**design/flow/config.mk**
```make
export PLATFORM = sky130hd
export DESIGN_NAME = UT_TOP
export DESIGN_NICKNAME = UT_TOP
export VERILOG_FILES = /design/flow/design.v
export SDC_FILE = /design/flow/constraint.sdc
export NUM_CORES = 4
export LEC_CHECK = 0
export ABC_AREA = 1
export CAP_MARGIN = 20
export CORE_MARGIN = 7
export CORE_UTILIZATION = 17
export GPL_TIMING_DRIVEN = 0
export MIN_ROUTING_LAYER = met2
export PLACE_DENSITY_LB_ADDON = 0.05
export SETUP_SLACK_MARGIN = -0.73
export SLEW_MARGIN = 20
```
**design/flow/constraint.sdc**
```tcl
create_clock -name core_clock -period 12.1 [get_ports {clk}]
set_input_delay 2.4200 -clock core_clock [delete_from_list [all_inputs] [get_ports {clk}]]
set_output_delay 2.4200 -clock core_clock [all_outputs]
set_load 0.01 [all_outputs]
```
**design/flow/design.v**
```verilog
module B2BCD_IP #(parameter WIDTH = 4, parameter DIGIT = 2)(
    Binary_code,
    BCD_code
);
input  [WIDTH-1: 0]   Binary_code;
output [4*DIGIT-1: 0]    BCD_code;
wire [4*DIGIT-1: 0] shift_result [2:WIDTH-1];
wire [4*DIGIT-1: 0]   add_result [2:WIDTH-2];
genvar i, j;
generate
    for(i=2; i<WIDTH; i=i+1)begin : loop_shift
        if(i==2)begin
            assign shift_result[i] = {{(4*DIGIT-3){1'b0}}, Binary_code[WIDTH-1 : WIDTH-3]};
        end
        else begin
            assign shift_result[i] = {add_result[i-1][4*DIGIT-2: 0], Binary_code[WIDTH-i-1]};
        end   
    end
    for(i=2; i<WIDTH-1; i=i+1)begin : loop_add1
        for(j=0; j<DIGIT; j=j+1)begin
            assign add_result[i][4*j+3:4*j] = (shift_result[i][4*j+3:4*j] > 4)? shift_result[i][4*j+3:4*j] + 3 : shift_result[i][4*j+3:4*j]; 
        end      
    end
endgenerate
assign BCD_code = shift_result[WIDTH-1];
endmodule
module UT_TOP (
    clk, 
    rst_n, 
    in_valid, 
    in_time,
    out_valid, 
    out_display, 
    out_day
);
input        clk, rst_n, in_valid;
input [30:0] in_time;
output reg       out_valid;
output reg [3:0] out_display;
output reg [2:0] out_day;
reg  [3:0]  current_state, next_state;
parameter IDLE       = 4'd0  ;
parameter INPUT      = 4'd1  ;
parameter CAL_16YEAR = 4'd2  ;
parameter CAL_4YEAR  = 4'd3  ;
parameter CAL_YEAR   = 4'd4  ;
parameter CAL_MONTH  = 4'd5  ;
parameter CAL_DAY    = 4'd6  ;
parameter CAL_4HOUR  = 4'd7  ;
parameter CAL_HOUR   = 4'd8  ;
parameter CAL_15MIN  = 4'd9  ;
parameter CAL_MIN    = 4'd10 ;
parameter CAL_SEC    = 4'd11 ;
parameter OUT        = 4'd12 ;
parameter time_16years      = 31'd504921600;   
parameter time_4years       = 31'd126230400;   
parameter time_common_years = 31'd31536000;    
parameter time_leap_years   = 31'd31622400;    
parameter time_odd_month    = 31'd2678400;     
parameter time_even_month   = 31'd2592000;     
parameter time_leap_month   = 31'd2505600;     
parameter time_com_month    = 31'd2419200;     
parameter time_day          = 31'd86400;       
parameter time_4hour        = 31'd14400;       
parameter time_hour         = 31'd3600;        
parameter time_15minute     = 31'd900;         
parameter time_minute       = 31'd60;          
reg [3:0] counter;
reg [30:0] in_time_reg;
reg leap;
reg [10:0] year;
reg [3:0]  month;
reg [4:0]  day;
reg [4:0]  hour;
reg [5:0]  minute;
reg [5:0]  second;
wire [10:0] temp_year;
wire [3:0]  temp_month;
wire [2:0]  week;
reg  [10:0] Binary_code;
wire [15:0] BCD_code;
assign temp_year =  (month < 3)? year-1 : year;
assign temp_month = (month < 3)? month + 12 : month;
assign week = (day + 2*temp_month + 3*(temp_month + 1)/5 + temp_year + temp_year/4 - temp_year/100 + temp_year/400 + 1) % 7;
B2BCD_IP #(11, 4) I_B2BCD_IP ( .Binary_code(Binary_code), .BCD_code(BCD_code) );
always @(*)begin
    case (counter)
        0 : Binary_code = year; 
        1 : Binary_code = year;
        2 : Binary_code = year;
        3 : Binary_code = year;
        4 : Binary_code = {7'b0, month};
        5 : Binary_code = {7'b0, month};
        6 : Binary_code = {6'b0, day};
        7 : Binary_code = {6'b0, day};
        8 : Binary_code = {6'b0, hour};
        9 : Binary_code = {6'b0, hour};
        10: Binary_code = {5'b0, minute};
        11: Binary_code = {5'b0, minute};
        12: Binary_code = {5'b0, second};
        13: Binary_code = {5'b0, second};  
        default: Binary_code = year;
    endcase
end
always @(*) begin
    leap = (year[1:0] == 2'b00)? 1: 0;
end
always @(posedge clk or negedge rst_n) begin
    if(!rst_n)begin
        in_time_reg <= 0;
    end
    else if(in_valid)begin
        in_time_reg <= in_time;
    end
    else if(next_state == CAL_16YEAR)begin
        in_time_reg <= (in_time_reg < time_16years)? in_time_reg : in_time_reg - time_16years;
    end
    else if(next_state == CAL_4YEAR)begin
        in_time_reg <= (in_time_reg < time_4years)? in_time_reg : in_time_reg - time_4years;
    end
    else if(next_state == CAL_YEAR)begin
        if(leap)
            in_time_reg <= (in_time_reg < time_leap_years)? in_time_reg : in_time_reg - time_leap_years;
        else
            in_time_reg <= (in_time_reg < time_common_years)? in_time_reg : in_time_reg - time_common_years;
    end
    else if(next_state == CAL_MONTH)begin
        if(month == 2 && leap) 
            in_time_reg <= (in_time_reg < time_leap_month)? in_time_reg: in_time_reg - time_leap_month;
        else if(month == 2 && !leap) 
            in_time_reg <= (in_time_reg < time_com_month)? in_time_reg: in_time_reg - time_com_month;
        else if(month == 1 || month == 3 || month == 5  || month == 7 || month == 8 || month == 10 || month == 12) 
            in_time_reg <= (in_time_reg < time_odd_month)? in_time_reg: in_time_reg - time_odd_month;
        else 
            in_time_reg <= (in_time_reg < time_even_month)? in_time_reg: in_time_reg - time_even_month;
    end
    else if(next_state == CAL_DAY)begin
        in_time_reg <= (in_time_reg < time_day)? in_time_reg: in_time_reg - time_day;
    end
    else if(next_state == CAL_4HOUR)begin
        in_time_reg <= (in_time_reg < time_4hour)? in_time_reg: in_time_reg - time_4hour;
    end
    else if(next_state == CAL_HOUR)begin
        in_time_reg <= (in_time_reg < time_hour)? in_time_reg: in_time_reg - time_hour;
    end
    else if(next_state == CAL_15MIN)begin
        in_time_reg <= (in_time_reg < time_15minute)? in_time_reg: in_time_reg - time_15minute;
    end
    else if(next_state == CAL_MIN)begin
        in_time_reg <= (in_time_reg < time_minute)? in_time_reg: in_time_reg - time_minute;
    end
end
always @(posedge clk or negedge rst_n) begin
    if(!rst_n)begin
        year <= 'd1970;
    end
    else if(next_state == CAL_16YEAR)begin
        year <= (in_time_reg < time_16years)? year: year + 'd16;
    end
    else if(next_state == CAL_4YEAR)begin
        year <= (in_time_reg < time_4years)? year: year + 'd4;
    end
    else if(next_state == CAL_YEAR)begin
        if(leap)
            year <= (in_time_reg < time_leap_years)? year: year + 'd1;
        else
            year <= (in_time_reg < time_common_years)? year: year + 'd1;
    end
    else if(next_state == IDLE)begin
        year <= 'd1970;
    end
end
always @(posedge clk or negedge rst_n) begin
    if(!rst_n)begin
        month <= 'd1;
    end
    else if(next_state == CAL_MONTH)begin
        if(month == 2 && leap) 
            month <= (in_time_reg < time_leap_month)? month: month + 'd1;
        else if(month == 2 && !leap) 
            month <= (in_time_reg < time_com_month)? month: month + 'd1;
        else if(month == 1 || month == 3 || month == 5  || month == 7 || month == 8 || month == 10 || month == 12)
            month <= (in_time_reg < time_odd_month)? month: month + 'd1;
        else 
            month <= (in_time_reg < time_even_month)? month: month + 'd1;
    end
    else if(next_state == IDLE)begin
        month <= 'd1;
    end
end
always @(posedge clk or negedge rst_n) begin
    if(!rst_n)begin
        day <= 'd1;
    end
    else if(next_state == CAL_DAY)begin
        day <= (in_time_reg < time_day)? day : day + 'd1;
    end
    else if(next_state == IDLE)begin
        day <= 'd1;
    end
end
always @(posedge clk or negedge rst_n) begin
    if(!rst_n)begin
        hour <= 'd0;
    end
    else if(next_state == CAL_4HOUR)begin
        hour <= (in_time_reg < time_4hour)? hour : hour + 'd4;
    end
    else if(next_state == CAL_HOUR)begin
        hour <= (in_time_reg < time_hour)? hour : hour + 'd1;
    end
    else if(next_state == IDLE)begin
        hour <= 'd0;
    end
end
always @(posedge clk or negedge rst_n) begin
    if(!rst_n)begin
        minute <= 'd0;
    end
    else if(next_state == CAL_15MIN)begin
        minute <= (in_time_reg < time_15minute)? minute : minute + 'd15;
    end
    else if(next_state == CAL_MIN)begin
        minute <= (in_time_reg < time_minute)? minute : minute + 'd1;
    end
    else if(next_state == IDLE)begin
        minute <= 'd0;
    end
end
always @(*)begin
    second = in_time_reg[5:0];
end
always @(posedge clk or negedge rst_n) begin
    if(!rst_n)begin
        counter <= 'd0;
    end
    else if(next_state == OUT)begin
        counter <= counter + 1;
    end
    else if(next_state == IDLE)begin
        counter <= 'd0;
    end
end
always@(posedge clk or negedge rst_n)begin
    if(!rst_n)begin
        current_state <= IDLE;
    end
    else begin
        current_state <= next_state;
    end
end
always@(*)begin
    if(!rst_n)
        next_state = IDLE ;
    else begin
        case(current_state)
        IDLE:
            next_state = (!in_valid)? IDLE : INPUT;
        INPUT:
            next_state = CAL_16YEAR;
        CAL_16YEAR:
            next_state = (in_time_reg < time_16years)? CAL_4YEAR : CAL_16YEAR;
        CAL_4YEAR:
            next_state = (in_time_reg < time_4years)? CAL_YEAR : CAL_4YEAR;
        CAL_YEAR:begin
            if(leap) 
                next_state = (in_time_reg < time_leap_years)? CAL_MONTH : CAL_YEAR;
            else 
                next_state = (in_time_reg < time_common_years)? CAL_MONTH : CAL_YEAR;
        end
        CAL_MONTH:begin
            if(month == 2 && leap) 
                next_state = (in_time_reg < time_leap_month)? CAL_DAY : CAL_MONTH;
            else if(month == 2 && !leap) 
                next_state = (in_time_reg < time_com_month)? CAL_DAY : CAL_MONTH;
            else if(month == 1 || month == 3 || month == 5  || month == 7 || month == 8 || month == 10 || month == 12) 
                next_state = (in_time_reg < time_odd_month)? CAL_DAY : CAL_MONTH;
            else 
                next_state = (in_time_reg < time_even_month)? CAL_DAY : CAL_MONTH;
        end 
        CAL_DAY:
            next_state = (in_time_reg < time_day)? CAL_4HOUR : CAL_DAY;  
        CAL_4HOUR:
            next_state = (in_time_reg < time_4hour)? CAL_HOUR : CAL_4HOUR;
        CAL_HOUR:
            next_state = (in_time_reg < time_hour)? CAL_15MIN : CAL_HOUR;
        CAL_15MIN:
            next_state = (in_time_reg < time_15minute)? CAL_MIN : CAL_15MIN;
        CAL_MIN:
            next_state = (in_time_reg < time_minute)? OUT : CAL_MIN;
        OUT:
            next_state = (counter == 14)? IDLE : OUT;
        default :
            next_state = IDLE ;
        endcase
    end
end
always @(posedge clk or negedge rst_n) begin
    if (!rst_n) out_valid <= 'd0;
    else if(next_state == OUT) out_valid <= 'd1;
	else out_valid <= 'd0; 
end
always @(posedge clk or negedge rst_n) begin
	if (!rst_n) out_display <= 'd0;
    else if(next_state == OUT)begin
        case (counter)
            0 : out_display <= BCD_code[15:12];
            1 : out_display <= BCD_code[11:8];
            2 : out_display <= BCD_code[7:4];
            3 : out_display <= BCD_code[3:0];
            4 : out_display <= BCD_code[7:4];
            5 : out_display <= BCD_code[3:0];
            6 : out_display <= BCD_code[7:4];
            7 : out_display <= BCD_code[3:0];
            8 : out_display <= BCD_code[7:4];
            9 : out_display <= BCD_code[3:0];
            10: out_display <= BCD_code[7:4];
            11: out_display <= BCD_code[3:0];
            12: out_display <= BCD_code[7:4];
            13: out_display <= BCD_code[3:0];
        endcase
    end 
	else out_display <= 'd0;
end
always @(posedge clk or negedge rst_n) begin
	if (!rst_n) out_day <= 'd0;
    else if(next_state == OUT) out_day <= week;
	else out_day <= 'd0;
end
endmodule
```
**design/flow/run.sh**
```bash
#!/bin/bash
# the make line also repeats each setting of config.mk as NAME=value (left out here)
make -C /OpenROAD-flow-scripts/flow DESIGN_CONFIG=/design/flow/config.mk WORK_HOME=/design/flow/orfs CLKGATE_MAP_FILE= finish
```
==> flow_summary.json, run 1 <==
{
  "outcome": "failed layout checks",
  "ys_sh_adder": 0.140,
  "synth_top_cell_by_area": "dfrtp_1",
  "yosysWarnings": 2,
  "drv_cap": 0,
  "cts_tree": "done",
  "holdPathEnd": "out_display[0]",
  "antenna_found_initial": 0,
  "layout.cells.non_filler": 3752,
  "crit_start": "month[3]",
  "fillCellCount": 9916,
  "avgSynthCellArea_sq_um": 6.20,
  "crit_required_ns": 12.43,
  "path_depth": 95,
  "yosysTopAreaCellShare": 0.127,
  "cts_buffers": 9,
  "crit_buf_inv": 38,
  "synth-xor-area-share": 0.0580,
  "fp_util": 0.172,
  "post-place-ws_ns": -3.22,
  "core_area_sq_mm": 0.0869,
  "hp-class": "register to register",
  "layout_min_cycle_time_ns": 14.00,
  "clock_sinks": 86,
  "dieArea_sq_mm": 0.0964,
  "place.gp.congestion": 0.972,
  "cpMostUsedCell": "buf_4",
  "r2r_end": "out_day[1]",
  "die_y_microns": 310,
  "ys_ff": 86,
  "clockRootBuffer": "clkbuf_16",
  "final_hold_viol_count": 0,
  "syn_inst": 2409,
  "worstHoldStart": "out_display[0]",
  "grt_max_degree": 60,
  "rsz0062_at_grt": "yes",
  "syn_to_final_growth_pct": 27.0,
  "synth_cell_type_count": 74,
  "fin_area_sq_mm": 0.0190,
  "setup_slack_ns": -1.90,
  "ctsHoldBuffers": 0,
  "nets": 2776,
  "area_leaders": "dfrtp_1 (13%), ha_1 (11%), nand2_1 (11%)",
  "cp_top_family": "buffers and inverters",
  "drt_iter0_drc": 4416,
  "grt_overflow": 0,
  "yosys_area_sq_mm": 0.0149,
  "wl_per_cell_microns": 22.5,
  "seq_area_frac_synth": 0.145,
  "syn_area_sq_mm": 0.0149,
  "final_max_slew_viol_count": 0,
  "syn_nets": 2596,
  "vias": 24500,
  "hpwl_microns": 64200,
  "ctsLongestPathBuffers": 2,
  "common_cells": "nand2_1 (428), inv_1 (371), nor2_1 (309)",
  "htree_levels": 3,
  "synthArstFlopShare": 1.00,
  "endpoint": "out_day[1]",
  "synth-simple-area-share": 0.293,
  "place_area_sq_mm": 0.0171,
  "finalSetupViolCount": 3,
  "cpPeakStageDelay_ns": 0.56,
  "whs_path_depth": 2,
  "post-route-period-util": 1.16,
  "drt-vias-per-instance": 6.54,
  "so_faults": "setup timing",
  "max_slew_margin": 0.168,
  "mux_share": 0.00293,
  "tool_warnings": 83,
  "clk_pin_slew_ns": 0.09,
  "ant_nets": 0,
  "edf_count": 0,
  "routed_wl_microns": 84400,
  "top_cell": "nand2_1",
  "drc_errors": 0,
  "drtPass1Iterations": 45,
  "critPathCaptureType": "register",
  "crit_fanout": 6,
  "r2r-start": "month[3]",
  "track_usage": 0.257,
  "r2r_cells": 95,
  "skew_ns": 0.0263,
  "path_class": "register to register",
  "tightest_slew_ns": 1.24,
  "rrSetupSlack_ns": -1.90,
  "setup_tns_ns": -5.58,
  "synth.logic.top_family": "simple AND/OR/NAND/NOR gates",
  "rows": 108,
  "crit_path_start_kind": "register",
  "ff_type": "dfrtp_1",
  "fp.dieW_microns": 310,
  "crit_path_top_delay_cell": "fa_2",
  "dp.cells": 3608,
  "crit_arrival_ns": 14.33,
  "ys_cells": 2409,
  "io_buffer_count": 40,
  "io_pins": 42,
  "grt_pass1_wl_microns": 120000,
  "grt_pass1_vias": 26200,
  "fmax_mhz": 71.4,
  "clkLatencyLatePin_ns": 0.41,
  "synthAoiAreaFrac": 0.243
}
==> per-stage QoR <==
step / hold slack (ns) / util
final: 0.489 / 0.218
after global placement: 0.471 / 0.195
after CTS: 0.495 / 0.212
after floorplan: 0.442 / -
after detailed placement: 0.474 / 0.196
after global routing: 0.540 / 0.218
==> repair_timing <==
| item | in CTS | in global routing |
|---|---|---|
| pin swaps | 68 | 69 |
| cloned | 0 | 0 |
| resized | 81 | 83 |
| endpoints found under the setup margin | 3 | 3 |
| setup buffers | 92 | 35 |
==> metal layers <==
layer  vias up  track usage  part of all wire
li1       8365            -                 -
met1      8536            -                 0
met2      6969        0.323              0.52
met3       627        0.336              0.39
met4        24       0.0364             0.072
met5         -       0.0733            0.0095
==> final cells by class <==
| type | instances | area (sq um) | share of cell area |
|---|---|---|---|
| tap | 1155 | 1450 | 0.0761 |
| clock inverter | 6 | 72.6 | 0.00382 |
| timing repair buffer | 170 | 1420 | 0.0750 |
| multi-input combinational | 1855 | 11800 | 0.624 |
| buffer | 57 | 230 | 0.0121 |
| antenna | 3 | 7.51 | 0.000396 |
| inverter | 410 | 1560 | 0.0824 |
| sequential | 86 | 2170 | 0.114 |
| clock buffer | 10 | 229 | 0.0121 |
==> run 2: changes to the inputs <==
CTS_CLUSTER_SIZE = 94   (was not set)
GPL_TIMING_DRIVEN = not set   (was 0)
SETUP_SLACK_MARGIN = not set   (was -0.73)
clock period = 19.0 ns   (was 12.1 ns; I/O delays follow)
==> run 2 against run 1 <==
  * Now clean on timing, DRC and antenna
  * Non-clock buffer count down 151
  * Cell count down 4.1%
  * Highest routed layer unchanged
==> flow_summary.json, run 2 <==
{
  "diodes": 0,
  "max_slew_margin": 0.203,
  "drc_errors": 0,
  "io_pins": 42,
  "flop_area_sq_mm": 0.00216,
  "synth.logic.top_family": "simple AND/OR/NAND/NOR gates",
  "top_cell": "nand2_1",
  "crit_arrival_ns": 15.99,
  "antenna_found_initial": 0,
  "crit_buf_inv": 18,
  "hpwl_microns": 57400,
  "worstHoldStart": "out_display[0]",
  "crit_start": "month[0]",
  "grtUsageMet3": 0.321,
  "synth_top_cell_by_area": "dfrtp_1",
  "cts_setup_buffers": 0,
  "globalRouteMet2Util": 0.275,
  "fillCellCount": 10000,
  "grt_pass1_wl_microns": 109000,
  "drt_iter0_drc": 3980,
  "clockRootBuffer": "clkbuf_16",
  "cpPeakStageDelay_ns": 0.61,
  "logic_area_sq_mm": 0.0110,
  "r2r_cells": 109,
  "avgSynthCellArea_sq_um": 6.20,
  "grt_pass1_vias": 25300,
  "htree_levels": 3,
  "syn_inst": 2409,
  "r2r-start": "month[0]",
  "skew_ns": 0.0271,
  "io_buffer_count": 41,
  "crit_required_ns": 19.29,
  "seq_area_frac_synth": 0.145,
  "yosysTopAreaCellShare": 0.127,
  "drt-vias-per-instance": 6.48,
  "syn_to_final_growth_pct": 14.7,
  "synth_cell_type_count": 74,
  "endpoint": "out_day[1]",
  "routed_wl_microns": 74800,
  "clk_pin_slew_ns": 0.08,
  "cts_tree": "done",
  "die_y_microns": 310,
  "holdPathEnd": "out_display[0]",
  "cts_resized": 0,
  "cts_buffers": 9,
  "crit_path_top_delay_cell": "dfstp_2",
  "ctsHoldBuffers": 0,
  "track_usage": 0.229,
  "fp_util": 0.172,
  "critPathCaptureType": "register",
  "core_area_sq_mm": 0.0869,
  "ant_nets": 0,
  "yosys_area_sq_mm": 0.0149,
  "drtPass1Iterations": 8,
  "r2r_end": "out_day[1]",
  "setup_tns_ns": 0,
  "edf_count": 0,
  "rows": 108,
  "cpMostUsedCell": "nand2_1",
  "dieArea_sq_mm": 0.0964,
  "clkLatencyLatePin_ns": 0.42,
  "layout_min_cycle_time_ns": 15.69,
  "fmax_mhz": 63.7,
  "rrSetupSlack_ns": 3.31,
  "synth-simple-area-share": 0.293,
  "grt_max_degree": 53,
  "post-route-period-util": 0.826,
  "ys_cells": 2409,
  "tightest_slew_ns": 1.19,
  "top_usage_layer": "met3",
  "synth-xor-area-share": 0.0580,
  "hp-class": "register to register",
  "cp_top_family": "simple AND/OR/NAND/NOR gates",
  "ctsLongestPathBuffers": 2,
  "rsz0062_at_grt": "no",
  "nets": 2625,
  "area_leaders": "dfrtp_1 (13%), ha_1 (11%), nand2_1 (11%)",
  "wl_per_cell_microns": 20.8,
  "crit_path_start_kind": "register",
  "syn_nets": 2596,
  "utilization": 0.197,
  "crit_fanout": 9,
  "vias": 23300,
  "final_max_slew_viol_count": 0,
  "grt_overflow": 0,
  "synthArstFlopShare": 1.00,
  "ff_type": "dfrtp_1",
  "syn_area_sq_mm": 0.0149,
  "fp.dieW_microns": 310,
  "globalRouteMet1Util": 0,
  "yosysWarnings": 2,
  "ys_ff": 86,
  "finalSetupViolCount": 0,
  "synthAoiAreaFrac": 0.243,
  "place.gp.congestion": 0.931,
  "whs_path_depth": 2,
  "common_cells": "nand2_1 (428), inv_1 (371), nor2_1 (309)",
  "final_hold_viol_count": 0,
  "ys_sh_adder": 0.140,
  "path_class": "register to register",
  "tool_warnings": 80,
  "drv_cap": 0,
  "clock_sinks": 86,
  "outcome": "timing/DRC/antenna clean",
  "mux_share": 0.00293,
  "path_depth": 109
}
==> run 2: layout make-up <==
type                       instances  share of cell area
inverter                         410              0.0899
timing repair buffer              76              0.0388
tap                             1155              0.0843
multi-input combinational       1855               0.643
clock inverter                     3             0.00270
sequential                        86               0.126
clock buffer                      13              0.0146
==> run 2: per-stage QoR <==
stage / setup WS (ns) / hold WS (ns) / cell area, sq um / std cells
3_5_place_dp: 3.35 / 0.488 / 16800 / 3581
4_1_cts: 3.29 / 0.503 / 17100 / 3597
6_report: 3.31 / 0.497 / 17100 / 3598
2_1_floorplan: 5.19 / 0.442 / 14900 / 2409
5_1_grt: 1.44 / 0.532 / 17100 / 3598
3_3_place_gp: 3.53 / 0.475 / 16800 / 3581
==> run 2: per-layer routing <==
| metal | part of all wire | up-vias |
|---|---|---|
| met4 | 0.065 | 12 |
| met3 | 0.42 | 532 |
| met1 | 0 | 8212 |
| met5 | 0.0048 | - |
| li1 | - | 8051 |
| met2 | 0.51 | 6498 |
==> run 3: changes to the inputs <==
ABC_AREA = not set   (was 1)
CELL_PAD_IN_SITES_DETAIL_PLACEMENT = 0   (was not set)
CORE_ASPECT_RATIO = 0.67   (was not set)
CORE_MARGIN = 2   (was 7)
CORE_UTILIZATION = 40   (was 17)
CTS_CLUSTER_DIAMETER = 97   (was not set)
CTS_CLUSTER_SIZE = 69   (was 94)
GPL_ROUTABILITY_DRIVEN = 0   (was not set)
GPL_TIMING_DRIVEN = 0   (was not set)
PLACE_DENSITY = 0.53   (was not set)
PLACE_DENSITY_LB_ADDON = not set   (was 0.05)
clock period = 11.6 ns   (was 19.0 ns; I/O delays follow)
==> run 3 against run 2 <==
  * The run now fails in global routing (5_1_grt)
  * Synthesized area grew 3.4%
  * Die size shrank 58%
  * Synthesized cell count shrank 9.4%
==> flow_summary.json, run 3 <==
{
  "yosys_area_sq_mm": 0.0154,
  "synthArstFlopShare": 1.00,
  "syn_nets": 2369,
  "htree_levels": 3,
  "ys_sh_adder": 0.140,
  "syn_inst": 2182,
  "synth-xor-area-share": 0.0621,
  "dp.cells": 2734,
  "dieArea_sq_mm": 0.0402,
  "clock_sinks": 86,
  "hpwl_microns": 48800,
  "top_cell": "nand2_1",
  "area_leaders": "dfrtp_1 (12%), ha_1 (11%), nand2_1 (6.0%)",
  "track_usage": 0.615,
  "synth_top_cell_by_area": "dfrtp_1",
  "fp_util": 0.408,
  "synth.logic.top_family": "AND-OR/OR-AND gates",
  "clockRootBuffer": "clkbuf_16",
  "ys_cells": 2182,
  "yosysTopAreaCellShare": 0.123,
  "seq_area_frac_synth": 0.140,
  "die_y_microns": 165,
  "toolErrorMsg": "[ERROR GRT-0116] Global routing finished with congestion. Check the congestion regions in the DRC Viewer.",
  "ys_ff": 86,
  "mux_share": 0.0355,
  "common_cells": "nand2_1 (245), nor2_1 (202), a21oi_1 (175)",
  "ctsLongestPathBuffers": 2,
  "yosysWarnings": 2,
  "cts_buffers": 9,
  "grt_overflow": 142,
  "edf_count": 0,
  "haltStage": "global routing (5_1_grt)",
  "synthAoiAreaFrac": 0.320,
  "io_pins": 42,
  "syn_area_sq_mm": 0.0154,
  "ctsHoldBuffers": 0,
  "synth_cell_type_count": 111,
  "core_area_sq_mm": 0.0378,
  "avgSynthCellArea_sq_um": 7.08,
  "ff_type": "dfrtp_1",
  "synth-simple-area-share": 0.236,
  "rows": 58,
  "outcome": "did not finish",
  "fp.dieW_microns": 244,
  "io_buffer_count": 41
}
==> run 3: per-layer routing <==
layer | track usage | overflow
met4 | 0.333 | 3
met5 | 0.500 | 23
met3 | 0.771 | 112
met2 | 0.635 | 4
met1 | - | -
==> run 3: metrics by stage <==
step | worst slack [ns] | area (sq um) | util | hold WS [ns]
2_1_floorplan | -2.57 | 15800 | - | 0.451
3_3_place_gp | -5.38 | 16900 | 0.447 | 0.482
3_5_place_dp | -5.58 | 16900 | 0.448 | 0.482
4_1_cts | -3.11 | 18400 | 0.486 | 0.494
==> run 3: repair_timing <==
item                                    in CTS
endpoints found under the setup margin       3
pin swaps                                   74
buffers inserted                            95
gates resized                               94
cloned                                       0
==> run 4: changes to the inputs <==
ABC_AREA = 0   (was not set)
CAP_MARGIN = 5   (was 20)
CELL_PAD_IN_SITES_DETAIL_PLACEMENT = 2   (was 0)
CELL_PAD_IN_SITES_GLOBAL_PLACEMENT = 3   (was not set)
CORE_ASPECT_RATIO = 1.99   (was 0.67)
CORE_UTILIZATION = 49   (was 40)
CTS_CLUSTER_DIAMETER = 270   (was 97)
CTS_CLUSTER_SIZE = not set   (was 69)
GPL_TIMING_DRIVEN = 1   (was 0)
MIN_ROUTING_LAYER = met1   (was met2)
PLACE_DENSITY = not set   (was 0.53)
clock period = 21.3 ns   (was 11.6 ns; I/O delays follow)
==> run 4 against run 3 <==
  * Die size is 18% lower
  * The run fails in global placement without I/O (3_1_place_gp_skip_io)
  * Synthesized area stayed put
  * Synthesized cell count stayed put
==> flow_summary.json, run 4 <==
{
  "synth.logic.top_family": "AND-OR/OR-AND gates",
  "avgSynthCellArea_sq_um": 7.08,
  "mux_share": 0.0355,
  "die_y_microns": 254,
  "ys_cells": 2182,
  "toolErrorMsg": "[ERROR GPL-0301] Utilization 114.219 % exceeds 100%.",
  "ys_sh_adder": 0.140,
  "fp_util": 0.499,
  "synthAoiAreaFrac": 0.320,
  "synth-simple-area-share": 0.236,
  "fp.dieW_microns": 130,
  "ff_type": "dfrtp_1",
  "haltStage": "global placement without I/O (3_1_place_gp_skip_io)",
  "yosysTopAreaCellShare": 0.123,
  "syn_nets": 2369,
  "area_leaders": "dfrtp_1 (12%), ha_1 (11%), nand2_1 (6.0%)",
  "yosys_area_sq_mm": 0.0154,
  "synth_top_cell_by_area": "dfrtp_1",
  "yosysWarnings": 2,
  "syn_area_sq_mm": 0.0154,
  "syn_inst": 2182,
  "dieArea_sq_mm": 0.0330,
  "common_cells": "nand2_1 (245), nor2_1 (202), a21oi_1 (175)",
  "rows": 91,
  "top_cell": "nand2_1",
  "synth_cell_type_count": 111,
  "synth-xor-area-share": 0.0621,
  "outcome": "did not finish",
  "edf_count": 0,
  "core_area_sq_mm": 0.0310,
  "ys_ff": 86,
  "seq_area_frac_synth": 0.140,
  "synthArstFlopShare": 1.00
}
==> run 5: changes to the inputs <==
ABC_AREA = 1   (was 0)
CAP_MARGIN = 30   (was 5)
CELL_PAD_IN_SITES_GLOBAL_PLACEMENT = 1   (was 3)
CORE_ASPECT_RATIO = not set   (was 1.99)
CORE_UTILIZATION = 51   (was 49)
CTS_CLUSTER_DIAMETER = not set   (was 270)
GPL_ROUTABILITY_DRIVEN = not set   (was 0)
GPL_TIMING_DRIVEN = not set   (was 1)
MIN_ROUTING_LAYER = met2   (was met1)
PLACE_DENSITY_LB_ADDON = 0.02   (was not set)
TNS_END_PERCENT = 30   (was not set)
clock period = 8.3 ns   (was 21.3 ns; I/O delays follow)
==> run 5 against run 4 <==
  * The run fails in detailed placement (3_5_place_dp)
  * Synthesized area is 3.2% lower
  * Die size is 7.1% lower
  * Synthesized cell count is 10% higher
==> flow_summary.json, run 5 <==
{
  "outcome": "did not finish",
  "haltStage": "detailed placement (3_5_place_dp)",
  "toolErrorMsg": "[ERROR DPL-0033] detailed placement checks failed during check placement.",
  "synth-simple-area-share": 0.293,
  "yosysTopAreaCellShare": 0.127,
  "yosys_area_sq_mm": 0.0149,
  "syn_area_sq_mm": 0.0149,
  "core_area_sq_mm": 0.0288,
  "synth.logic.top_family": "simple AND/OR/NAND/NOR gates",
  "synthArstFlopShare": 1.00,
  "fp.dieW_microns": 175,
  "synth_top_cell_by_area": "dfrtp_1",
  "seq_area_frac_synth": 0.145,
  "dieArea_sq_mm": 0.0307,
  "synth-xor-area-share": 0.0580,
  "top_cell": "nand2_1",
  "ys_sh_adder": 0.140,
  "ys_cells": 2409,
  "syn_inst": 2409,
  "fp_util": 0.519,
  "syn_nets": 2596,
  "ys_ff": 86,
  "synthAoiAreaFrac": 0.243,
  "area_leaders": "dfrtp_1 (13%), ha_1 (11%), nand2_1 (11%)",
  "avgSynthCellArea_sq_um": 6.20,
  "rows": 62,
  "ff_type": "dfrtp_1",
  "place.gp.congestion": 1.20,
  "io_pins": 42,
  "die_y_microns": 175,
  "synth_cell_type_count": 74,
  "mux_share": 0.00293,
  "edf_count": 0,
  "io_buffer_count": 41,
  "common_cells": "nand2_1 (428), inv_1 (371), nor2_1 (309)",
  "yosysWarnings": 2
}
==> run 5: per-stage QoR <==
step | hold WS, ns | cell area, sq um | cells | setup TNS (ns)
global placement | 0.471 | 17800 | 3050 | -13.73
floorplan | 0.442 | 15100 | 2409 | -14.25
==> run 6: changes to the inputs <==
ABC_AREA = not set   (was 1)
CAP_MARGIN = 20   (was 30)
CELL_PAD_IN_SITES_DETAIL_PLACEMENT = not set   (was 2)
CELL_PAD_IN_SITES_GLOBAL_PLACEMENT = not set   (was 1)
CORE_UTILIZATION = 64   (was 51)
MIN_ROUTING_LAYER = not set   (was met2)
PLACE_DENSITY_LB_ADDON = not set   (was 0.02)
SETUP_SLACK_MARGIN = 1.62   (was not set)
TNS_END_PERCENT = 5   (was 30)
clock period = 8.25 ns   (was 8.3 ns; I/O delays follow)
==> run 6 against run 5 <==
  * The layout now fails its checks (setup timing)
  * Die size down 17%
  * Synthesized cell count down 9.4%
  * Synthesized area up 3.4%
==> flow_summary.json, run 6 <==
{
  "grt_overflow": 0,
  "drc_errors": 0,
  "crit_fanout": 5,
  "grt_max_degree": 68,
  "path_class": "register to register",
  "synthAoiAreaFrac": 0.320,
  "clkLatencyLatePin_ns": 0.36,
  "yosysTopAreaCellShare": 0.123,
  "cp_top_family": "AND-OR/OR-AND gates",
  "rows": 56,
  "clockRootBuffer": "clkbuf_16",
  "syn_to_final_growth_pct": 26.2,
  "common_cells": "nand2_1 (245), nor2_1 (202), a21oi_1 (175)",
  "fmax_mhz": 69.3,
  "io_buffer_count": 41,
  "synth_cell_type_count": 111,
  "place.gp.congestion": 1.07,
  "path_depth": 74,
  "ys_sh_adder": 0.140,
  "grt_pass1_vias": 18700,
  "syn_nets": 2369,
  "critPathCaptureType": "register",
  "crit_path_start_kind": "register",
  "tightest_slew_ns": 1.15,
  "drt-vias-per-instance": 6.93,
  "core_area_sq_mm": 0.0236,
  "io_pins": 42,
  "holdPathEnd": "minute[5]",
  "utilization": 0.825,
  "whs_path_depth": 1,
  "post-place-ws_ns": -6.17,
  "routed_wl_microns": 58700,
  "ctsHoldBuffers": 0,
  "final_hold_viol_count": 0,
  "so_faults": "setup timing",
  "top_cell": "nand2_1",
  "clock_sinks": 86,
  "grt_pass1_wl_microns": 92400,
  "drt_iter0_drc": 2715,
  "ys_ff": 86,
  "hp-class": "register to register",
  "syn_area_sq_mm": 0.0154,
  "cpPeakStageDelay_ns": 0.57,
  "ff_type": "dfrtp_1",
  "syn_inst": 2182,
  "worstHoldStart": "minute[5]",
  "setup_slack_ns": -6.19,
  "vias": 19300,
  "crit_arrival_ns": 14.70,
  "seq_area_frac_synth": 0.140,
  "htree_levels": 3,
  "cts_buffers": 9,
  "cts_tree": "done",
  "dp.cells": 2733,
  "synth_top_cell_by_area": "dfrtp_1",
  "area_leaders": "dfrtp_1 (12%), ha_1 (11%), nand2_1 (6.0%)",
  "cpMostUsedCell": "ha_4",
  "nets": 2643,
  "finalSetupViolCount": 6,
  "fp_util": 0.654,
  "layout.cells.non_filler": 2780,
  "crit_start": "month[0]",
  "layout_min_cycle_time_ns": 14.44,
  "crit_path_top_delay_cell": "dfstp_2",
  "synthArstFlopShare": 1.00,
  "clk_pin_slew_ns": 0.08,
  "final_max_slew_viol_count": 0,
  "skew_ns": 0.0152,
  "synth-xor-area-share": 0.0621,
  "outcome": "failed layout checks",
  "rsz0062_at_grt": "yes",
  "synth-simple-area-share": 0.236,
  "diodes": 0,
  "tool_warnings": 85,
  "yosysWarnings": 2,
  "edf_count": 0,
  "rrSetupSlack_ns": -6.19,
  "hpwl_microns": 42100,
  "die_y_microns": 159,
  "ant_nets": 0,
  "fillCellCount": 1582,
  "r2r_cells": 74,
  "mux_share": 0.0355,
  "ctsLongestPathBuffers": 2,
  "antenna_found_initial": 0,
  "drtPass1Iterations": 9,
  "drv_cap": 0,
  "track_usage": 0.437,
  "yosys_area_sq_mm": 0.0154,
  "crit_required_ns": 8.51,
  "ys_cells": 2182,
  "synth.logic.top_family": "AND-OR/OR-AND gates",
  "r2r_end": "out_day[1]",
  "fp.dieW_microns": 159,
  "wl_per_cell_microns": 21.1,
  "dieArea_sq_mm": 0.0254,
  "r2r-start": "month[0]",
  "avgSynthCellArea_sq_um": 7.08,
  "endpoint": "out_day[1]",
  "post-route-period-util": 1.75,
  "max_slew_margin": 0.231,
  "crit_buf_inv": 12
}
-- run 6: metal layers --
metal  track usage  vias to the layer above  wire length, microns
li1              -                     8580                     -
met1         0.519                     8821                 21100
met2         0.720                     1468                 26800
met3        0.0883                      410                  6540
met4         0.287                        0                  4270
met5             0                        -                     0
-- run 6: area by class of cell --
class	count	area (sq um)	area share
clock buffer	10	229	0.0118
inverter	130	493	0.0253
sequential	86	2170	0.112
tap	319	399	0.0205
clock inverter	6	46.3	0.00238
timing repair buffer	390	3080	0.158
multi-input combinational	1839	13100	0.671
-- run 6: through the flow --
stage               TNS [ns]  hold slack, ns  cell area (sq um)
finish                -18.47           0.525              19500
global route          -21.62           0.536              19500
CTS                   -17.39           0.512              19200
detailed placement    -19.69           0.485              18500
global placement      -16.87           0.470              18500
floorplan             -17.57           0.451              15800
-- run 6: timing repair --
action                                  CTS  global route
setup buffers                            25             6
endpoints found under the setup margin   22            34
endpoints found under the hold margin     0             0
pin swaps                                56            23
gates resized                            59            51
==> run 7: changes to the inputs <==
ABC_AREA = 1   (was not set)
CORE_UTILIZATION = 70   (was 64)
CTS_CLUSTER_DIAMETER = 202   (was not set)
CTS_CLUSTER_SIZE = 37   (was not set)
HOLD_SLACK_MARGIN = -0.09   (was not set)
SETUP_SLACK_MARGIN = not set   (was 1.62)
TNS_END_PERCENT = not set   (was 5)
clock period = 14.5 ns   (was 8.25 ns; I/O delays follow)
==> run 7 against run 6 <==
  * The run now fails in global routing (5_1_grt)
  * Synthesized area fell by 3.2%
  * Synthesized cell count rose by 10%
  * Die size fell by 11%
==> flow_summary.json, run 7 <==
{
  "syn_inst": 2409,
  "fp.dieW_microns": 150,
  "yosysTopAreaCellShare": 0.127,
  "ys_sh_adder": 0.140,
  "dieArea_sq_mm": 0.0225,
  "syn_nets": 2596,
  "synth_top_cell_by_area": "dfrtp_1",
  "core_area_sq_mm": 0.0210,
  "io_pins": 42,
  "yosys_area_sq_mm": 0.0149,
  "synth-xor-area-share": 0.0580,
  "ctsHoldBuffers": 0,
  "synth-simple-area-share": 0.293,
  "place.gp.congestion": 1.06,
  "clockRootBuffer": "clkbuf_16",
  "outcome": "did not finish",
  "dp.cells": 2688,
  "hpwl_microns": 40000,
  "rows": 53,
  "mux_share": 0.00293,
  "ctsLongestPathBuffers": 2,
  "synthArstFlopShare": 1.00,
  "ys_ff": 86,
  "io_buffer_count": 41,
  "edf_count": 0,
  "ff_type": "dfrtp_1",
  "clock_sinks": 86,
  "toolErrorMsg": "[ERROR GRT-0232] Routing congestion too high. Check the congestion heatmap in the GUI.",
  "die_y_microns": 150,
  "synthAoiAreaFrac": 0.243,
  "common_cells": "nand2_1 (428), inv_1 (371), nor2_1 (309)",
  "syn_area_sq_mm": 0.0149,
  "avgSynthCellArea_sq_um": 6.20,
  "htree_levels": 3,
  "synth.logic.top_family": "simple AND/OR/NAND/NOR gates",
  "seq_area_frac_synth": 0.145,
  "post-place-ws_ns": -0.765,
  "yosysWarnings": 2,
  "cts_buffers": 9,
  "area_leaders": "dfrtp_1 (13%), ha_1 (11%), nand2_1 (11%)",
  "fp_util": 0.713,
  "grt_overflow": 9,
  "ys_cells": 2409,
  "haltStage": "global routing (5_1_grt)",
  "track_usage": 0.773,
  "top_cell": "nand2_1",
  "synth_cell_type_count": 74
}
==> run 7: timing repair <==
| item | 4_1_cts |
|---|---|
| setup buffers | 10 |
| endpoints found under the setup margin | 3 |
| pin swaps | 15 |
| resized | 31 |
| gates cloned | 0 |
==> run 7: layer usage <==
| layer | overflow | global-route usage |
|---|---|---|
| met1 | 0 | 0.781 |
| met2 | 2 | 0.918 |
| met3 | 1 | 0.651 |
| met4 | 6 | 0.715 |
| met5 | 0 | 0.445 |
==> run 7: through the flow <==
stage	TNS [ns]	util	area [sq um]	hold WS (ns)
4_1_cts	0	0.770	16100	0.490
3_5_place_dp	-2.26	0.745	15600	0.472
3_3_place_gp	0	0.745	15600	0.464
2_1_floorplan	0	-	14900	0.442
==> run 8: changes to the inputs <==
ABC_AREA = not set   (was 1)
CELL_PAD_IN_SITES_DETAIL_PLACEMENT = 2   (was not set)
CORE_UTILIZATION = 40   (was 70)
CTS_CLUSTER_DIAMETER = 97   (was 202)
CTS_CLUSTER_SIZE = 63   (was 37)
GPL_ROUTABILITY_DRIVEN = 0   (was not set)
HOLD_SLACK_MARGIN = not set   (was -0.09)
MIN_ROUTING_LAYER = met2   (was not set)
clock period = 15.0 ns   (was 14.5 ns; I/O delays follow)
==> run 8 against run 7 <==
  * The flow again stops in global routing (5_1_grt)
  * Synthesized cell count is 9.4% lower
  * Synthesized area up 3.4%
  * Die size rose by 78%
==> flow_summary.json, run 8 <==
{
  "dieArea_sq_mm": 0.0402,
  "synth-simple-area-share": 0.236,
  "outcome": "did not finish",
  "fp.dieW_microns": 200,
  "fp_util": 0.408,
  "ys_ff": 86,
  "track_usage": 0.867,
  "hpwl_microns": 62700,
  "rows": 71,
  "seq_area_frac_synth": 0.140,
  "top_cell": "nand2_1",
  "clock_sinks": 86,
  "yosys_area_sq_mm": 0.0154,
  "clockRootBuffer": "clkbuf_16",
  "io_pins": 42,
  "post-place-ws_ns": -2.32,
  "syn_area_sq_mm": 0.0154,
  "ys_sh_adder": 0.140,
  "synth-xor-area-share": 0.0621,
  "place_area_sq_mm": 0.0167,
  "ys_cells": 2182,
  "ff_type": "dfrtp_1",
  "area_leaders": "dfrtp_1 (12%), ha_1 (11%), nand2_1 (6.0%)",
  "syn_inst": 2182,
  "edf_count": 0,
  "yosysWarnings": 2,
  "cts_buffers": 9,
  "die_y_microns": 200,
  "synth_top_cell_by_area": "dfrtp_1",
  "core_area_sq_mm": 0.0378,
  "yosysTopAreaCellShare": 0.123,
  "synthAoiAreaFrac": 0.320,
  "avgSynthCellArea_sq_um": 7.08,
  "synthArstFlopShare": 1.00,
  "toolErrorMsg": "[ERROR GRT-0116] Global routing finished with congestion. Check the congestion regions in the DRC Viewer.",
  "grt_overflow": 134,
  "dp.cells": 2695,
  "io_buffer_count": 41,
  "mux_share": 0.0355,
  "haltStage": "global routing (5_1_grt)",
  "htree_levels": 3,
  "synth_cell_type_count": 111,
  "ctsLongestPathBuffers": 2,
  "syn_nets": 2369,
  "synth.logic.top_family": "AND-OR/OR-AND gates",
  "common_cells": "nand2_1 (245), nor2_1 (202), a21oi_1 (175)"
}
## run 8: repair_timing
item,in CTS
buffers inserted,79
endpoints found under the hold margin,0
setup endpoints to repair,3
gates resized,168
hold buffers,0
pin swaps,78
cloned,0
## run 8: per-layer routing
layer,GRT overflow,global-route usage
met1,-,-
met2,19,0.891
met3,78,0.922
met4,19,0.767
met5,18,0.677
==> run 9: changes to the inputs <==
CELL_PAD_IN_SITES_DETAIL_PLACEMENT = not set   (was 2)
CORE_UTILIZATION = 60   (was 40)
CTS_CLUSTER_DIAMETER = not set   (was 97)
CTS_CLUSTER_SIZE = not set   (was 63)
GPL_ROUTABILITY_DRIVEN = not set   (was 0)
MIN_ROUTING_LAYER = met1   (was met2)
PLACE_DENSITY_LB_ADDON = 0.05   (was not set)
SETUP_SLACK_MARGIN = -0.73   (was not set)
clock period = 14.2 ns   (was 15.0 ns; I/O delays follow)
==> run 9 against run 8 <==
  * Now fails the layout checks on setup timing
  * Die size fell by 33%
  * Synthesized cell count did not move
  * Synthesized area did not move
==> flow_summary.json, run 9 <==
{
  "fp_util": 0.611,
  "io_pins": 42,
  "grt_pass1_wl_microns": 84900,
  "critPathCaptureType": "register",
  "wl_per_cell_microns": 20.2,
  "logic_area_sq_mm": 0.0127,
  "post-route-period-util": 1.02,
  "cpMostUsedCell": "inv_1",
  "synth-simple-area-share": 0.236,
  "setup_slack_ns": -0.271,
  "vias": 18100,
  "mux_share": 0.0355,
  "skew_ns": 0.0102,
  "ant_nets": 0,
  "rsz0062_at_grt": "yes",
  "drtPass1Iterations": 6,
  "htree_levels": 3,
  "layout_min_cycle_time_ns": 14.47,
  "antenna_found_initial": 0,
  "path_class": "register to register",
  "final_hold_viol_count": 0,
  "synth-xor-area-share": 0.0621,
  "track_usage": 0.388,
  "whs_path_depth": 1,
  "nets": 2529,
  "crit_buf_inv": 11,
  "grt_max_degree": 50,
  "die_y_microns": 164,
  "edf_count": 0,
  "syn_inst": 2182,
  "cts_tree": "done",
  "cts_buffers": 9,
  "clk_pin_slew_ns": 0.07,
  "dieArea_sq_mm": 0.0270,
  "crit_fanout": 6,
  "crit_start": "month[2]",
  "finalSetupViolCount": 3,
  "max_slew_margin": 0.286,
  "yosysTopAreaCellShare": 0.123,
  "fp.dieW_microns": 164,
  "cp_top_family": "simple AND/OR/NAND/NOR gates",
  "fillCellCount": 2105,
  "fmax_mhz": 69.1,
  "clockRootBuffer": "clkbuf_16",
  "layout.cells.non_filler": 2677,
  "fin_area_sq_mm": 0.0183,
  "avgSynthCellArea_sq_um": 7.08,
  "dp.cells": 2647,
  "io_buffer_count": 41,
  "yosys_area_sq_mm": 0.0154,
  "synthArstFlopShare": 1.00,
  "clkLatencyLatePin_ns": 0.37,
  "r2r_cells": 70,
  "diodes": 0,
  "core_area_sq_mm": 0.0253,
  "hpwl_microns": 40200,
  "place_area_sq_mm": 0.0175,
  "r2r-start": "month[2]",
  "synthAoiAreaFrac": 0.320,
  "hp-class": "register to register",
  "ys_sh_adder": 0.140,
  "drt_iter0_drc": 2527,
  "synth_cell_type_count": 111,
  "syn_to_final_growth_pct": 18.3,
  "yosysWarnings": 2,
  "endpoint": "out_day[1]",
  "holdPathEnd": "minute[5]",
  "crit_arrival_ns": 14.73,
  "setup_tns_ns": -0.758,
  "ctsLongestPathBuffers": 2,
  "tool_warnings": 81,
  "final_max_slew_viol_count": 0,
  "ff_type": "dfrtp_1",
  "area_leaders": "dfrtp_1 (12%), ha_1 (11%), nand2_1 (6.0%)",
  "r2r_end": "out_day[1]",
  "common_cells": "nand2_1 (245), nor2_1 (202), a21oi_1 (175)",
  "synth_top_cell_by_area": "dfrtp_1",
  "place.gp.congestion": 1.03,
  "top_cell": "nand2_1",
  "rrSetupSlack_ns": -0.27,
  "syn_nets": 2369,
  "flop_area_sq_mm": 0.00217,
  "drt-vias-per-instance": 6.75,
  "cpPeakStageDelay_ns": 0.55,
  "rows": 58,
  "synth.logic.top_family": "AND-OR/OR-AND gates",
  "clock_sinks": 86,
  "ys_cells": 2182,
  "tightest_slew_ns": 1.06,
  "seq_area_frac_synth": 0.140,
  "path_depth": 70,
  "ys_ff": 86,
  "drc_errors": 0,
  "outcome": "failed layout checks",
  "syn_area_sq_mm": 0.0154,
  "worstHoldStart": "minute[5]",
  "crit_path_start_kind": "register",
  "grt_pass1_vias": 16900,
  "grt_overflow": 0,
  "drv_cap": 0,
  "crit_path_top_delay_cell": "or4_4",
  "crit_required_ns": 14.45,
  "routed_wl_microns": 54100,
  "so_faults": "setup timing"
}
[run 9: metal layers]
| metal | up-vias | track usage | part of all wire | wire length [microns] |
|---|---|---|---|---|
| li1 | 8357 | - | - | - |
| met1 | 8377 | 0.495 | 0.40 | 21500 |
| met2 | 1089 | 0.647 | 0.46 | 24900 |
| met3 | 258 | 0.0593 | 0.092 | 4980 |
| met4 | 0 | 0.181 | 0.052 | 2800 |
| met5 | - | 0 | 0 | 0 |
[run 9: layout make-up]
type	count	area share
Clock buffer	10	0.0125
Clock inverter	6	0.00377
Inverter	130	0.0268
Multi-Input combinational cell	1839	0.696
Sequential cell	86	0.119
Tap cell	330	0.0226
Timing Repair Buffer	276	0.120
[run 9: through the flow]
stage | util | setup slack, ns | hold WS [ns]
after floorplan | - | -0.719 | 0.451
after global placement | 0.692 | -0.308 | 0.471
after detailed placement | 0.692 | -0.761 | 0.483
after CTS | 0.704 | -0.696 | 0.492
after global routing | 0.723 | -0.966 | 0.526
final | 0.723 | -0.271 | 0.492
[run 9: what timing repair did]
item | 4_1_cts | 5_1_grt
pin swaps | 0 | 56
endpoints found under the setup margin | 2 | 3
buffers inserted | 0 | 18
gates resized | 2 | 83
hold buffers | 0 | 0
==> run 10: changes to the inputs <==
CORE_UTILIZATION = 70   (was 60)
CTS_CLUSTER_DIAMETER = 202   (was not set)
CTS_CLUSTER_SIZE = 37   (was not set)
MIN_ROUTING_LAYER = not set   (was met1)
PLACE_DENSITY_LB_ADDON = not set   (was 0.05)
SETUP_SLACK_MARGIN = not set   (was -0.73)
clock period = 13.2 ns   (was 14.2 ns; I/O delays follow)
==> run 10 against run 9 <==
  * Cell count up 0.52%
  * Sequential share of layout area is 0.53 points lower
  * Core utilization grew 16 points
  * Worst hold slack better by 0.038 ns
  * Clock skew is 0.0066 ns higher
  * Register-to-register slack got worse by 1.8 ns
  * The layout still fails its checks (setup timing)
  * Worst setup slack got worse by 1.8 ns
==> flow_summary.json, run 10 <==
{
  "outcome": "failed layout checks",
  "so_faults": "setup timing",
  "hpwl_microns": 41500,
  "track_usage": 0.494,
  "met1_length_microns": 21200,
  "clkLatencyLatePin_ns": 0.38,
  "final_hold_viol_count": 0,
  "hp-class": "register to register",
  "setup_slack_ns": -2.10,
  "crit_arrival_ns": 15.56,
  "logic_area_sq_mm": 0.0131,
  "whs_path_depth": 1,
  "synth-xor-area-share": 0.0621,
  "grt_max_degree": 56,
  "highest_layer": "met4",
  "holdWs_ns": 0.530,
  "synth_cell_type_count": 111,
  "tightest_slew_ns": 1.17,
  "synthArstFlopShare": 1.00,
  "critPathCaptureType": "register",
  "htree_levels": 3,
  "drc_errors": 0,
  "cts_tree": "done",
  "cpPeakStageDelay_ns": 0.54,
  "diodes": 0,
  "post-route-period-util": 1.16,
  "io_buffer_count": 41,
  "layout_min_cycle_time_ns": 15.30,
  "crit_buf_inv": 15,
  "path_class": "register to register",
  "syn_inst": 2182,
  "drt-vias-per-instance": 7.65,
  "fmax_mhz": 65.3,
  "flop_area_sq_mm": 0.00217,
  "crit_path_top_delay_cell": "fa_2",
  "rows": 54,
  "io_pins": 42,
  "place.gp.congestion": 1.05,
  "fp_util": 0.710,
  "top_cell": "nand2_1",
  "clk_pin_slew_ns": 0.08,
  "rrSetupSlack_ns": -2.10,
  "ctsHoldBuffers": 0,
  "fillCellCount": 1133,
  "core_area_sq_mm": 0.0218,
  "endpoint": "out_day[1]",
  "clockRootBuffer": "clkbuf_16",
  "finalSetupViolCount": 3,
  "synth.logic.top_family": "AND-OR/OR-AND gates",
  "drtPass1Iterations": 22,
  "crit_fanout": 6,
  "syn_area_sq_mm": 0.0154,
  "yosys_area_sq_mm": 0.0154,
  "final_max_slew_viol_count": 0,
  "met3WireLength_microns": 8610,
  "fp.dieW_microns": 153,
  "die_y_microns": 153,
  "wl_per_cell_microns": 24.0,
  "rsz0062_at_grt": "yes",
  "avgSynthCellArea_sq_um": 7.08,
  "grt_pass1_wl_microns": 95600,
  "synth_top_cell_by_area": "dfrtp_1",
  "cts_buffers": 9,
  "place_area_sq_mm": 0.0179,
  "clock_sinks": 86,
  "skew_ns": 0.0168,
  "vias": 20600,
  "drt_iter0_drc": 3750,
  "area_leaders": "dfrtp_1 (12%), ha_1 (11%), nand2_1 (6.0%)",
  "seq_area_frac_synth": 0.140,
  "ctsLongestPathBuffers": 2,
  "yosysWarnings": 2,
  "synthAoiAreaFrac": 0.320,
  "crit_path_start_kind": "register",
  "routed_wl_microns": 64500,
  "ff_type": "dfrtp_1",
  "crit_required_ns": 13.46,
  "cpMostUsedCell": "buf_4",
  "cp_top_family": "AND-OR/OR-AND gates",
  "r2r-start": "month[3]",
  "ys_sh_adder": 0.140,
  "worstHoldStart": "minute[5]",
  "holdPathEnd": "minute[5]",
  "path_depth": 73,
  "wl_met2_microns": 27800,
  "ant_nets": 0,
  "tool_warnings": 85,
  "ys_ff": 86,
  "fin_area_sq_mm": 0.0191,
  "max_slew_margin": 0.211,
  "syn_nets": 2369,
  "drv_cap": 0,
  "dieArea_sq_mm": 0.0233,
  "mux_share": 0.0355,
  "nets": 2593,
  "syn_to_final_growth_pct": 23.8,
  "r2r_cells": 73,
  "edf_count": 0,
  "yosysTopAreaCellShare": 0.123,
  "crit_start": "month[3]",
  "r2r_end": "out_day[1]",
  "grt_overflow": 0,
  "synth-simple-area-share": 0.236,
  "antenna_found_initial": 0,
  "common_cells": "nand2_1 (245), nor2_1 (202), a21oi_1 (175)",
  "ys_cells": 2182,
  "grt_pass1_vias": 19400
}
[run 10: layout make-up]
class,count,share of cell area
Inverter,130,0.0259
Multi-Input combinational cell,1839,0.687
Tap cell,280,0.0183
Sequential cell,86,0.113
Timing Repair Buffer,340,0.141
Clock buffer,11,0.0127
Clock inverter,5,0.00216
[run 10: what timing repair did]
| action | 4_1_cts | 5_1_grt |
|---|---|---|
| setup buffers | 39 | 20 |
| setup endpoints to repair | 3 | 3 |
| gates resized | 48 | 63 |
| pin swaps | 48 | 37 |
[run 10: per-layer routing]
| layer | global-route usage | up-vias |
|---|---|---|
| met5 | 0 | - |
| met4 | 0.357 | 0 |
| met3 | 0.124 | 808 |
| met2 | 0.798 | 2076 |
| met1 | 0.573 | 9207 |
| li1 | - | 8490 |
[run 10: through the flow]
stage	setup WS, ns	TNS, ns	instances	utilization
2_1_floorplan	-0.973	-2.72	2182	-
3_3_place_gp	-0.625	-1.74	2619	0.822
3_5_place_dp	-1.25	-3.63	2619	0.822
4_1_cts	-0.907	-2.56	2673	0.858
5_1_grt	-2.46	-7.11	2691	0.879
6_report	-2.10	-6.14	2691	0.879
==> run 11: changes to the inputs <==
CORE_UTILIZATION = 39   (was 70)
CTS_CLUSTER_DIAMETER = not set   (was 202)
CTS_CLUSTER_SIZE = not set   (was 37)
clock period = 22.1 ns   (was 13.2 ns; I/O delays follow)
==> run 11 against run 10 <==
  * Critical path type unchanged
  * Non-clock buffer count decreased by 270
  * The run now finishes clean
  * Worst hold slack got worse by 0.037 ns
  * Cell count decreased by 1.2%
  * Final area shrank 14%
==> flow_summary.json, run 11 <==
{
  "whs_path_depth": 1,
  "clockRootBuffer": "clkbuf_16",
  "r2r_end": "out_day[0]",
  "crit_arrival_ns": 19.69,
  "crit_required_ns": 22.33,
  "mux_share": 0.0355,
  "final_max_slew_viol_count": 0,
  "common_cells": "nand2_1 (245), nor2_1 (202), a21oi_1 (175)",
  "fp_util": 0.398,
  "synth-xor-area-share": 0.0621,
  "outcome": "timing/DRC/antenna clean",
  "critPathCaptureType": "register",
  "r2r_cells": 70,
  "r2r-start": "month[2]",
  "vias": 16700,
  "place.gp.congestion": 0.966,
  "final_hold_viol_count": 0,
  "top_cell": "nand2_1",
  "syn_area_sq_mm": 0.0154,
  "clock_sinks": 86,
  "drtPass1Iterations": 5,
  "holdWs_ns": 0.493,
  "path_class": "register to register",
  "nets": 2323,
  "fp.dieW_microns": 203,
  "grt_pass1_vias": 15800,
  "ant_nets": 0,
  "ys_cells": 2182,
  "syn_nets": 2369,
  "cts_setup_buffers": 0,
  "avgSynthCellArea_sq_um": 7.08,
  "ys_sh_adder": 0.140,
  "yosysTopAreaCellShare": 0.123,
  "ctsHoldBuffers": 0,
  "rows": 72,
  "clk_pin_slew_ns": 0.07,
  "crit_path_top_delay_cell": "a222oi_1",
  "synth_top_cell_by_area": "dfrtp_1",
  "io_buffer_count": 41,
  "cts_buffers": 9,
  "ff_type": "dfrtp_1",
  "area_leaders": "dfrtp_1 (12%), ha_1 (11%), nand2_1 (6.0%)",
  "diodes": 0,
  "holdPathEnd": "minute[5]",
  "yosys_area_sq_mm": 0.0154,
  "synthArstFlopShare": 1.00,
  "rsz0062_at_grt": "no",
  "dieArea_sq_mm": 0.0412,
  "grt_max_degree": 55,
  "track_usage": 0.247,
  "hp-class": "register to register",
  "drt_iter0_drc": 1805,
  "grt_overflow": 0,
  "grt_pass1_wl_microns": 83500,
  "drc_errors": 0,
  "synth-simple-area-share": 0.236,
  "drv_cap": 0,
  "crit_buf_inv": 9,
  "wl_per_cell_microns": 19.6,
  "clkLatencyLatePin_ns": 0.37,
  "routed_wl_microns": 52000,
  "cp_top_family": "AND-OR/OR-AND gates",
  "seq_area_frac_synth": 0.140,
  "syn_to_final_growth_pct": 6.87,
  "post-place-ws_ns": 2.76,
  "crit_fanout": 14,
  "crit_start": "month[2]",
  "layout_min_cycle_time_ns": 19.46,
  "cts_tree": "done",
  "yosysWarnings": 2,
  "path_depth": 70,
  "synth.logic.top_family": "AND-OR/OR-AND gates",
  "tightest_slew_ns": 1.07,
  "max_slew_margin": 0.278,
  "endpoint": "out_day[0]",
  "utilization": 0.425,
  "syn_inst": 2182,
  "ys_ff": 86,
  "antenna_found_initial": 0,
  "tool_warnings": 80,
  "cpPeakStageDelay_ns": 0.76,
  "crit_path_start_kind": "register",
  "htree_levels": 3,
  "synthAoiAreaFrac": 0.320,
  "fmax_mhz": 51.4,
  "fillCellCount": 3999,
  "edf_count": 0,
  "rrSetupSlack_ns": 2.64,
  "worstHoldStart": "minute[5]",
  "skew_ns": 0.0117,
  "io_pins": 42,
  "finalSetupViolCount": 0,
  "setup_slack_ns": 2.64,
  "drt-vias-per-instance": 6.27,
  "synth_cell_type_count": 111,
  "ctsLongestPathBuffers": 2,
  "post-route-period-util": 0.880,
  "core_area_sq_mm": 0.0388,
  "cts_resized": 0,
  "setup_tns_ns": 0,
  "die_y_microns": 203,
  "hpwl_microns": 38900
}
==> run 11: through the flow <==
stage	instance area [sq um]	instances
2_1_floorplan	15400	2182
4_1_cts	16500	2658
3_3_place_gp	16200	2642
6_report	16500	2659
3_5_place_dp	16200	2642
5_1_grt	16500	2659
==> run 11: cell type report <==
| type | instances | area, sq um | share of cell area |
|---|---|---|---|
| Multi-Input combinational cell | 1839 | 12300 | 0.743 |
| Sequential cell | 86 | 2160 | 0.131 |
| Tap cell | 518 | 648 | 0.0393 |
| Timing Repair Buffer | 70 | 618 | 0.0375 |
| Inverter | 130 | 488 | 0.0296 |
| Clock buffer | 13 | 250 | 0.0152 |
| Clock inverter | 3 | 68.8 | 0.00417 |
==> run 11: metal layers <==
metal,up-vias,GRT usage,part of all wire
li1,7939,-,-
met1,7888,0.327,0.44
met2,699,0.418,0.47
met3,149,0.0241,0.063
met4,0,0.0894,0.035
met5,-,0,0
